==> v6: inputs <==
// hdmi
module hdmi
#(parameter FREQ=25200000, FS=48000, CTS=25200, N=6144)
 (
   input        I_CLK_PIXEL,
   input        I_RESET,      
   input [7:0]  I_R,
   input [7:0]  I_G,
   input [7:0]  I_B,
   input        I_BLANK,
   input        I_HSYNC,
   input        I_VSYNC,
   input        I_ASPECT_169,
   input        I_AUDIO_ENABLE,
   input [15:0] I_AUDIO_PCM_L,
   input [15:0] I_AUDIO_PCM_R,
   output [9:0] O_RED,    
   output [9:0] O_GREEN,  
   output [9:0] O_BLUE    
);
export LEC_CHECK = 0
export CAP_MARGIN = 20
export CELL_PAD_IN_SITES_DETAIL_PLACEMENT = 1
export CELL_PAD_IN_SITES_GLOBAL_PLACEMENT = 3
export CORE_MARGIN = 2
export CORE_UTILIZATION = 52
export CTS_CLUSTER_DIAMETER = 73
export GPL_TIMING_DRIVEN = 1
export HOLD_SLACK_MARGIN = -0.09
export MAX_ROUTING_LAYER = met4
export MIN_ROUTING_LAYER = met1
export PLACE_DENSITY_LB_ADDON = 0.17
export SETUP_SLACK_MARGIN = 0.49
export SLEW_MARGIN = 20
create_clock -name core_clock -period 13.9 [get_ports {I_CLK_PIXEL}]
run.sh (not shown) runs the stock make flow with config.mk's settings and CLKGATE_MAP_FILE=.
==> v15: changes against v6 <==
Settings changed: CAP_MARGIN 20 to 0, CELL_PAD_IN_SITES_GLOBAL_PLACEMENT 3 to unset, CORE_UTILIZATION 52 to 16, CTS_CLUSTER_DIAMETER 73 to 89, GPL_ROUTABILITY_DRIVEN set to 1, GPL_TIMING_DRIVEN 1 to 0, HOLD_SLACK_MARGIN -0.09 to unset, MAX_ROUTING_LAYER met4 to met5, PLACE_DENSITY set to 0.67, PLACE_DENSITY_LB_ADDON 0.17 to unset, SETUP_SLACK_MARGIN 0.49 to 3.41.
==> flow/constraint.sdc (replaced) <==
create_clock -name core_clock -period 14.3 [get_ports {I_CLK_PIXEL}]
set_input_delay 2.8600 -clock core_clock [delete_from_list [all_inputs] [get_ports {I_CLK_PIXEL}]]
set_output_delay 2.8600 -clock core_clock [all_outputs]
set_load 0.01 [all_outputs]
==> v18: changes against v6 <==
Settings changed: ABC_AREA set to 1, CAP_MARGIN 20 to 5, CELL_PAD_IN_SITES_DETAIL_PLACEMENT 1 to unset, CELL_PAD_IN_SITES_GLOBAL_PLACEMENT 3 to unset, CORE_UTILIZATION 52 to 70, CTS_CLUSTER_DIAMETER 73 to unset, CTS_CLUSTER_SIZE set to 27, GPL_TIMING_DRIVEN 1 to unset, HOLD_SLACK_MARGIN -0.09 to 0.29, MAX_ROUTING_LAYER met4 to unset, MIN_ROUTING_LAYER met1 to unset, PLACE_DENSITY_LB_ADDON 0.17 to unset, SETUP_SLACK_MARGIN 0.49 to 1.27, SLEW_MARGIN 20 to 40.
==> flow/constraint.sdc (replaced) <==
create_clock -name core_clock -period 5.0 [get_ports {I_CLK_PIXEL}]
set_input_delay 1.0000 -clock core_clock [delete_from_list [all_inputs] [get_ports {I_CLK_PIXEL}]]
set_output_delay 1.0000 -clock core_clock [all_outputs]
set_load 0.01 [all_outputs]
==> v38: changes against v6 <==
Settings changed: CELL_PAD_IN_SITES_DETAIL_PLACEMENT 1 to unset, CELL_PAD_IN_SITES_GLOBAL_PLACEMENT 3 to unset, CORE_UTILIZATION 52 to 70, CTS_CLUSTER_DIAMETER 73 to unset, CTS_CLUSTER_SIZE set to 35, GPL_TIMING_DRIVEN 1 to unset, HOLD_SLACK_MARGIN -0.09 to unset, MAX_ROUTING_LAYER met4 to unset, MIN_ROUTING_LAYER met1 to unset, PLACE_DENSITY_LB_ADDON 0.17 to unset, SETUP_SLACK_MARGIN 0.49 to 1.3.
==> flow/constraint.sdc (replaced) <==
create_clock -name core_clock -period 5.1 [get_ports {I_CLK_PIXEL}]
set_input_delay 1.0200 -clock core_clock [delete_from_list [all_inputs] [get_ports {I_CLK_PIXEL}]]
set_output_delay 1.0200 -clock core_clock [all_outputs]
set_load 0.01 [all_outputs]
==> summary.txt <==
Implementation results

The Yosys chip area is between 40000 and 50000 µm². The portion of the post-synthesis area used by sequential elements is 0.550. According to the floorplan report, the total die area is 63200 µm². The flow ran to the end, but the layout failed its checks. In the post-route analysis, the smallest setup slack over all paths is -2.29 ns. The checks that failed: setup timing. The vertical extent of the die is ~250 µm.

In the final report, the number of endpoints failing setup comes to 39.
(the above is from v18)
==> summary.txt <==
Implementation results

The flow ran to the end, but the layout failed its checks. In this run the layout check failures are setup timing. The Yosys chip area is 42600 µm². The vertical extent of the die is 251 µm. The portion of the post-synthesis area used by sequential elements is 0.553. Across all setup checks in the final design, the least slack found is -3.51 ns. The floorplan die area is around 63000 µm². In the final report, the number of endpoints failing setup comes to 39.
(the above is from v38)
==> summary.txt <==
Implementation results

The stopping stage is 3_1_place_gp_skip_io. The flow did not finish. According to the floorplan report, the total die area is ~84000 µm². The portion of the post-synthesis area used by sequential elements is 0.553.

The tool reported: "[ERROR FLW-0024] Place density exceeds 1.0 (current PLACE_DENSITY_LB_ADDON =  0.17). Please check if the value of  PLACE_DENSITY_LB_ADDON is between 0 and 0.99".
(the above is from v6)
==> summary.txt <==
Implementation results

After floorplanning, the die was sized to cover ~270000 µm². The area recorded from the Yosys report for this design is approximately 43000 µm². The die is ~520 µm tall. The flow ran to the end and the layout has no timing, DRC or antenna violations. After layout, the worst setup slack is approximately 4.8 ns.

Of the synthesized area, sequential elements account for 0.553.
(the above is from v15)

* * *

==> inputs of wip/ember <==
hdmi again, from the RTL that the note above started with.
clock: 4.17 ns
lec_check: 0
abc_area: 1
cap_margin: 40
core_aspect_ratio: 1.36
core_margin: 2
core_utilization: 72
cts_cluster_diameter: 37
cts_cluster_size: 10
hold_slack_margin: 0.3
place_density_lb_addon: 0.06
setup_slack_margin: 1.24
slew_margin: 40
tns_end_percent: 10
==> wip/pepper: changes against wip/ember <==
- ABC_AREA: 1 -> 0
- CAP_MARGIN: 40 -> 10
- CORE_ASPECT_RATIO: 1.36 -> unset
- CTS_CLUSTER_DIAMETER: 37 -> unset
- CTS_CLUSTER_SIZE: 10 -> 35
- HOLD_SLACK_MARGIN: 0.3 -> unset
- PLACE_DENSITY_LB_ADDON: 0.06 -> unset
- SETUP_SLACK_MARGIN: 1.24 -> -0.45
- SLEW_MARGIN: 40 -> 20
- TNS_END_PERCENT: 10 -> unset
==> flow/constraint.sdc (replaced) <==
create_clock -name core_clock -period 5.0 [get_ports {I_CLK_PIXEL}]
set_input_delay 1.0000 -clock core_clock [delete_from_list [all_inputs] [get_ports {I_CLK_PIXEL}]]
set_output_delay 1.0000 -clock core_clock [all_outputs]
set_load 0.01 [all_outputs]
==> results <==
- Global-route usage: wip/pepper is higher than wip/ember (0.51 points).
- Between wip/ember and wip/pepper, the lower clock skew is in wip/pepper (gap 0.0048 ns).
- In wip/pepper the via count is lower than in wip/ember, by about 2.4%.
- wip/ember completed, yet does not pass: negative setup slack. wip/pepper finished with max-capacitance violations, max-slew violations, negative setup slack left.
- First-iteration DRC count: wip/pepper is higher than wip/ember (about 4.3%).
- Between wip/pepper and wip/ember, the lower non-clock buffer count is in wip/pepper (gap 25).

* * *

==> inputs of delta <==
Starting RTL as in the previous note.
clock: 5.01 ns
lec_check: 0
abc_area: 1
cap_margin: 5
cell_pad_in_sites_detail_placement: 0
core_margin: 2
core_utilization: 72
cts_cluster_diameter: 214
cts_cluster_size: 16
gpl_timing_driven: 1
hold_slack_margin: 0.3
max_routing_layer: met5
min_routing_layer: met1
place_density_lb_addon: 0.01
setup_slack_margin: -0.13
slew_margin: 30
==> cedar (differences from delta) <==
ABC_AREA = default   (was 1)
CAP_MARGIN = 20   (was 5)
CELL_PAD_IN_SITES_DETAIL_PLACEMENT = 1   (was 0)
CELL_PAD_IN_SITES_GLOBAL_PLACEMENT = 1   (was default)
CORE_ASPECT_RATIO = 0.55   (was default)
CORE_UTILIZATION = 67   (was 72)
CTS_CLUSTER_DIAMETER = 260   (was 214)
CTS_CLUSTER_SIZE = default   (was 16)
GPL_ROUTABILITY_DRIVEN = 0   (was default)
HOLD_SLACK_MARGIN = default   (was 0.3)
MAX_ROUTING_LAYER = met4   (was met5)
MIN_ROUTING_LAYER = default   (was met1)
PLACE_DENSITY_LB_ADDON = default   (was 0.01)
SETUP_SLACK_MARGIN = default   (was -0.13)
SLEW_MARGIN = 15   (was 30)
==> flow/constraint.sdc (replaced) <==
create_clock -name core_clock -period 6.54 [get_ports {I_CLK_PIXEL}]
set_input_delay 1.3080 -clock core_clock [delete_from_list [all_inputs] [get_ports {I_CLK_PIXEL}]]
set_output_delay 1.3080 -clock core_clock [all_outputs]
set_load 0.01 [all_outputs]
==> fjord (differences from delta) <==
CAP_MARGIN = 20   (was 5)
CELL_PAD_IN_SITES_DETAIL_PLACEMENT = default   (was 0)
CORE_ASPECT_RATIO = 1.36   (was default)
CTS_CLUSTER_DIAMETER = 390   (was 214)
CTS_CLUSTER_SIZE = 10   (was 16)
GPL_TIMING_DRIVEN = default   (was 1)
HOLD_SLACK_MARGIN = default   (was 0.3)
MAX_ROUTING_LAYER = default   (was met5)
MIN_ROUTING_LAYER = default   (was met1)
PLACE_DENSITY_LB_ADDON = default   (was 0.01)
SETUP_SLACK_MARGIN = 0.54   (was -0.13)
SLEW_MARGIN = 40   (was 30)
TNS_END_PERCENT = 10   (was default)
==> flow/constraint.sdc (replaced) <==
create_clock -name core_clock -period 4.17 [get_ports {I_CLK_PIXEL}]
set_input_delay 0.8340 -clock core_clock [delete_from_list [all_inputs] [get_ports {I_CLK_PIXEL}]]
set_output_delay 0.8340 -clock core_clock [all_outputs]
set_load 0.01 [all_outputs]
==> qor summary <==
item	cedar	fjord	delta
Share of the synthesized netlist area taken by xor and xnor gates	4.50%	2.35%	2.35%
Highest Clock Rate	-	0.132 GHz	0.137 GHz
Vias post-DR	-	33,500	32,800
Number of violations of the max-capacitance limit	-	0	0
Worst Clk Skew	-	21.1 ps	18.9 ps
Crit path arrival time	-	8120 ps	7780 ps
Final period demand of the worst path	-	7550 ps	7310 ps
Non-Clock Inverter Count	-	634	635
Final tally of hold violations	-	0	0
Final weighted congestion in routability-driven placement	-	0.911	0.888
Number of flip-flops and latches	-	1,171	1,171
Least-Margin Pin Slew	-	837 ps	1010 ps
Endpoint of the worst hold-timing path	-	delay_line.q_pipe[53]	delay_line.q_pipe[63]
Seq pwr share	-	30.8%	31.4%
Post-route DRC	-	0	0
Core box area	62,800 sq um	59,100 sq um	58,900 sq um
Outcome	stopped before the end	complete, but fails checks	complete, but fails checks
Failing step	3_5_place_dp	-	-
Violated checks	-	negative setup slack	negative setup slack
Final Max Slew Viols	-	0	0
Length of routed met3 wiring	-	4700 microns	4310 microns
Die extent in x	344 microns	213 microns	248 microns
Final setup slack of the worst path	-	-3380 ps	-2300 ps

* * *

==> inputs of 12-10 <==
hdmi again, from the RTL that the note above started with.
==> flow/design.v (excerpt) <==
module hdmi
#(parameter FREQ=25200000, FS=48000, CTS=25200, N=6144)
 (
   input        I_CLK_PIXEL,
   input        I_RESET,      
   input [7:0]  I_R,
   input [7:0]  I_G,
   input [7:0]  I_B,
   input        I_BLANK,
   input        I_HSYNC,
   input        I_VSYNC,
   input        I_ASPECT_169,
   input        I_AUDIO_ENABLE,
   input [15:0] I_AUDIO_PCM_L,
   input [15:0] I_AUDIO_PCM_R,
   output [9:0] O_RED,    
   output [9:0] O_GREEN,  
   output [9:0] O_BLUE    
);
   wire [9:0]   red;
   wire [9:0]   green;
   wire [9:0]   blue;
   wire [9:0]   enc0out;
   wire [9:0]   enc1out;
   wire [9:0]   enc2out;
   wire [29:0]  tx_in;
   wire [3:0]   tmds_d;
   wire         data;
   wire [3:0]   dataPacket0;
   wire [3:0]   dataPacket1;
   wire [3:0]   dataPacket2;
   wire [39:0]  delayLineIn;
   wire [39:0]  delayLineOut;
   wire [7:0]   ROut;
   wire [7:0]   GOut;
   wire [7:0]   BOut;
   wire         hSyncOut;
   wire         vSyncOut;
   wire         vdeOut;
   wire         dataOut;
   wire [1:0]   vhSyncOut;
   reg          prevBlank;
   reg          prevData;
   wire [3:0]   dataPacket0Out;
   wire [3:0]   dataPacket1Out;
   wire [3:0]   dataPacket2Out;
   reg          ctl0;
   reg          ctl1;
   reg          ctl2;
   reg          ctl3;
   wire [1:0]   ctl_10;
   wire [1:0]   ctl_32;
   reg [2:0]    state;
   reg [10:0]   clockCounter;
  ...
export LEC_CHECK = 0
export ABC_AREA = 0
export CAP_MARGIN = 30
export CELL_PAD_IN_SITES_DETAIL_PLACEMENT = 2
export CELL_PAD_IN_SITES_GLOBAL_PLACEMENT = 3
export CORE_ASPECT_RATIO = 0.99
export CORE_MARGIN = 2
export CORE_UTILIZATION = 25
export CTS_CLUSTER_DIAMETER = 187
export HOLD_SLACK_MARGIN = 0.01
export MAX_ROUTING_LAYER = met4
export MIN_ROUTING_LAYER = met2
export SETUP_SLACK_MARGIN = 2.08
export SLEW_MARGIN = 30
create_clock -name core_clock -period 10.0 [get_ports {I_CLK_PIXEL}]
==> 07-08: changes against 12-10 <==
Settings changed: ABC_AREA 0 to 1, CELL_PAD_IN_SITES_GLOBAL_PLACEMENT 3 to not set, CORE_ASPECT_RATIO 0.99 to 0.63, CORE_MARGIN 2 to 5, CORE_UTILIZATION 25 to 27, CTS_CLUSTER_DIAMETER 187 to not set, CTS_CLUSTER_SIZE set to 95, GPL_ROUTABILITY_DRIVEN set to 0, HOLD_SLACK_MARGIN 0.01 to -0.07, MAX_ROUTING_LAYER met4 to not set, MIN_ROUTING_LAYER met2 to not set, PLACE_DENSITY_LB_ADDON set to 0.28, SETUP_SLACK_MARGIN 2.08 to not set, SLEW_MARGIN 30 to 40.
==> qor summary <==
Compound-cell area share of the yosys netlist: 07-08 16.77%; 12-10 14.01%
Startpoint of the most critical register-to-register path: 07-08 delay_line.q_pipe[24]; 12-10 delay_line.q_pipe[16]
Synth-to-layout area growth: 07-08 16.33%; 12-10 20.85%
# Taps: 07-08 2124; 12-10 2280
Fraction of synthesized cell area taken by the top area cell type: 07-08 54.13%; 12-10 54.47%
Worst R2R Path Depth: 07-08 32; 12-10 33
Final #Nets: 07-08 5114; 12-10 4858
Buffers and inverters on the worst path: 07-08 6; 12-10 7
Length of the first detailed-routing pass in iterations: 07-08 5; 12-10 8
Iteration-0 DRC Markers: 07-08 1698; 12-10 3110
Height of the die: 07-08 326.3 um; 12-10 414.7 um
Total clock network power: 07-08 4.67 mW; 12-10 5.34 mW
Result of the run: 07-08 no timing/DRC/antenna violations; 12-10 no timing/DRC/antenna violations

* * *

==> inputs of amber <==
Starting RTL as in the previous note.
clock: 5.85 ns
lec_check: 0
cap_margin: 20
cell_pad_in_sites_detail_placement: 0
core_margin: 2
core_utilization: 70
cts_cluster_diameter: 378
cts_cluster_size: 16
gpl_timing_driven: 1
max_routing_layer: met5
min_routing_layer: met1
place_density_lb_addon: 0.06
setup_slack_margin: 1.36
slew_margin: 20
==> inputs of xenon, as changes to amber <==
CELL_PAD_IN_SITES_DETAIL_PLACEMENT = default   (was 0)
CORE_UTILIZATION = 30   (was 70)
CTS_CLUSTER_DIAMETER = default   (was 378)
CTS_CLUSTER_SIZE = default   (was 16)
GPL_TIMING_DRIVEN = default   (was 1)
MAX_ROUTING_LAYER = default   (was met5)
MIN_ROUTING_LAYER = default   (was met1)
PLACE_DENSITY_LB_ADDON = default   (was 0.06)
SETUP_SLACK_MARGIN = default   (was 1.36)
==> flow/constraint.sdc (replaced) <==
create_clock -name core_clock -period 9.0 [get_ports {I_CLK_PIXEL}]
set_input_delay 1.8000 -clock core_clock [delete_from_list [all_inputs] [get_ports {I_CLK_PIXEL}]]
set_output_delay 1.8000 -clock core_clock [all_outputs]
set_load 0.01 [all_outputs]
==> inputs of sierra, as changes to amber <==
CAP_MARGIN = 10   (was 20)
CELL_PAD_IN_SITES_DETAIL_PLACEMENT = default   (was 0)
CORE_UTILIZATION = 72   (was 70)
CTS_CLUSTER_DIAMETER = 27   (was 378)
CTS_CLUSTER_SIZE = 35   (was 16)
GPL_TIMING_DRIVEN = default   (was 1)
HOLD_SLACK_MARGIN = -0.09   (was default)
MAX_ROUTING_LAYER = met4   (was met5)
MIN_ROUTING_LAYER = default   (was met1)
PLACE_DENSITY = 0.64   (was default)
PLACE_DENSITY_LB_ADDON = default   (was 0.06)
SETUP_SLACK_MARGIN = 1.83   (was 1.36)
==> flow/constraint.sdc (replaced) <==
create_clock -name core_clock -period 6.75 [get_ports {I_CLK_PIXEL}]
set_input_delay 1.3500 -clock core_clock [delete_from_list [all_inputs] [get_ports {I_CLK_PIXEL}]]
set_output_delay 1.3500 -clock core_clock [all_outputs]
set_load 0.01 [all_outputs]
==> GITHUB_STEP_SUMMARY <==
## Implementation flow summary

| Metric | Value |
|---|---|
| CTS H-tree depth | 3 |
| Critical path type | reg -> reg |
| Worst reg-to-reg setup slack | 0.56 ns |
| Filler cell count | roughly 14k |
| Power share of the sequential group | 32.8% |
| Critical Path AT | slightly below 9 ns |
| Vias in the first global route | 28.2k |
| CP Buf/Inv Count | 8 |
| CTS buffer count | 119 |
| Post-place setup slack | 0.236 ns |
| Power in the clock group | 5.06 mW |
| Status | complete, no violations |
| Met1 layer usage reported by global route | 15.9% |
| Worst Hold End | delay_line.q_pipe[293] |
| Setup Fix Bufs, Post-CTS | 0 |
| Finished Cell Area | between 0.04 and 0.05 sq mm |
(the above is from xenon)
==> GITHUB_STEP_SUMMARY <==
## Implementation flow summary

| Metric | Value |
|---|---|
| Status | finished with violations |
| Failed Checks | negative setup slack |
| Post-place setup slack | -1.85 ns |
| CTS H-tree depth | 3 |
| Worst Hold End | delay_line.q_pipe[59] |
| Finished Cell Area | 0.0482 sq mm |
| Comb pwr share | 56.3% |
| Met1 layer usage reported by global route | 37.2% |
| Setup Fix Bufs, Post-CTS | 17 |
| Commonest flop | dfxtp_1 |
| CTS buffer count | 83 |
| CP Buf/Inv Count | 7 |
| Critical Path AT | 8.23 ns |
| Core ar. | roughly 0.06 sq mm |
| Power in the clock group | 5.22 mW |
| Fin worst setup slack | -2.02 ns |
| Filler cell count | 3726 |
| Setup violations, final | 39 |
| Power share of the sequential group | between 20 and 30% |
| Vias in the first global route | 30.7k |
| Worst reg-to-reg setup slack | -2.02 ns |
(the above is from amber)
==> GITHUB_STEP_SUMMARY <==
### Yosys + OpenROAD results

| Metric | Value |
|---|---|
| AO/OA Area Share | 14.0% |
| Basic Gates by Area | 16.6% |
| Setup Fix Bufs, Post-CTS | 24 |
| Ys flops | 1171 |
| Initial core utilization | 72.4% |
| Status | aborted with a tool error |
| Chip area | 0.0611 sq mm |
| Count leader, synth | dfxtp_1 |
| # rows | about 89 |
| Top-Level Pins | 93 |
| CTS buffer count | roughly 190 |
| Post-place setup slack | -0.985 ns |
| CTS H-tree depth | 4 |
| Last stage reached | 5_1_grt |
(the above is from sierra)
Power and IR drop assume default switching activity.
